Setup of run 1:
## snack
module snack(
    input ps2_data,
    input ps2_clk,
    input clk,
    input [1:0] speed_mode,
    input rst_n,
    input key,
    output hsync,
    output vsync,
    output beep,
    output [3:0] vga_r,
    output [3:0] vga_g,
    output [3:0] vga_b
    );
Size in the first run: ~580 flip-flops, about 22 I/O pins, about 57000 sq um of cells after synthesis.
==> flow/config.mk <==
export PLATFORM = sky130hd
export DESIGN_NAME = snack
export DESIGN_NICKNAME = snack
export VERILOG_FILES = /design/flow/design.v
export SDC_FILE = /design/flow/constraint.sdc
export NUM_CORES = 4
export LEC_CHECK = 0
export ABC_AREA = 1
export CAP_MARGIN = 5
export CORE_MARGIN = 2
export CORE_UTILIZATION = 72
export CTS_CLUSTER_DIAMETER = 352
export CTS_CLUSTER_SIZE = 14
export HOLD_SLACK_MARGIN = 0.26
export PLACE_DENSITY_LB_ADDON = 0.02
export SETUP_SLACK_MARGIN = -0.4
export SLEW_MARGIN = 20
==> flow/constraint.sdc <==
create_clock -name core_clock -period 5.7 [get_ports {clk}]
set_input_delay 1.1400 -clock core_clock [delete_from_list [all_inputs] [get_ports {clk}]]
set_output_delay 1.1400 -clock core_clock [all_outputs]
set_load 0.01 [all_outputs]
run.sh (not shown) runs the stock make flow with config.mk's settings and CLKGATE_MAP_FILE=.
The final layout from run 1, which completed every stage, passed the timing, DRC and antenna checks at the end of the flow.
#### Input delta (run 2 over run 1)
--- a/flow/config.mk
+++ b/flow/config.mk
@@ -9 +9 @@
-export CAP_MARGIN = 5
+export CAP_MARGIN = 20
@@ -12,5 +12,3 @@
-export CTS_CLUSTER_DIAMETER = 352
-export CTS_CLUSTER_SIZE = 14
-export HOLD_SLACK_MARGIN = 0.26
-export PLACE_DENSITY_LB_ADDON = 0.02
-export SETUP_SLACK_MARGIN = -0.4
+export HOLD_SLACK_MARGIN = 0.29
+export PLACE_DENSITY_LB_ADDON = 0.03
+export SETUP_SLACK_MARGIN = 1.49
--- outcome ---
- Relative area change from synthesis to final layout was lower in run 1 than in run 2.
- Routing usage on met3 sits higher in run 2 than in run 1.
- In the flow results for run 1 and run 2, the vias after detailed routing is larger on run 2.
- Between run 1 and run 2, the difference in placed instance area is negligible.
- Wire: run 2 routes more than run 1
- The data required time of the worst path of run 2 falls short of that of run 1 by 0.05 ns.
- Cmp run 1 and run 2 / power / lower: run 1
- A top power group of sequential cells is what run 1 shows, while the clock network belongs to run 2.
- For run 2, the capture point of the worst path was draw.pixel[6], unlike run 1, where it was draw.pixel[3].
### run 2 -> run 3
--- a/flow/config.mk
+++ b/flow/config.mk
@@ -11,0 +12,2 @@
+export CTS_CLUSTER_DIAMETER = 312
+export CTS_CLUSTER_SIZE = 15
@@ -14 +16 @@
-export SETUP_SLACK_MARGIN = 1.49
+export SETUP_SLACK_MARGIN = -0.34
## What came out
- Design area on run 3 is down relative to run 2.
- Run 3 against run 2: setup slack saw an increase, growth of design area from synthesis to finish shows a reduction of 2.1 points, internal portion of total power down about 16%, share of cell area taken by flip-flops and latches rose by 0.49 points.
- On net switching power, the higher figure sits with run 2, not run 3.
- Changes observed in run 3 relative to run 2: wire length down about 1.4%; met3 usage in global routing shows a reduction of 0.38 points.
- Power consumed by sequential cells: run 2 vs run 3, no meaningful difference
The following lists how run 4 was set up differently from run 3:
--- a/flow/config.mk
+++ b/flow/config.mk
@@ -8 +7,0 @@
-export ABC_AREA = 1
@@ -12,5 +11 @@
-export CTS_CLUSTER_DIAMETER = 312
-export CTS_CLUSTER_SIZE = 15
-export HOLD_SLACK_MARGIN = 0.29
-export PLACE_DENSITY_LB_ADDON = 0.03
-export SETUP_SLACK_MARGIN = -0.34
+export SETUP_SLACK_MARGIN = 1.49
--- outcome ---
- The final layout from run 3, which completed every stage, passed the timing, DRC and antenna checks at the end of the flow.
- Run 4 went all the way through the flow, and no timing, DRC or antenna check failed.
- Between run 4 and run 3, it is run 4 whose minimum clock period is higher, by 0.74 ns.
- Of the two candidates, run 3 has the better maximum operating frequency and run 4 the worse one.
- Going from run 3 to run 4, synthesized area shrank by a few percent.
- Run 4 vs run 3, area growth from synthesis to final layout went up by 2.3 points.
- Relative to run 3, layout multi-input combinational cell count has decreased by 536 in run 4.
- Summary of run 4 over run 3: mean cell area of the mapped netlist picked up an extra 12%, placer's final routability congestion estimate lost 0.037, clock-pin slew of the registers on the worst-case setup and hold paths lost 0.02 ns.
Power is estimated from default activity; no workload was simulated.
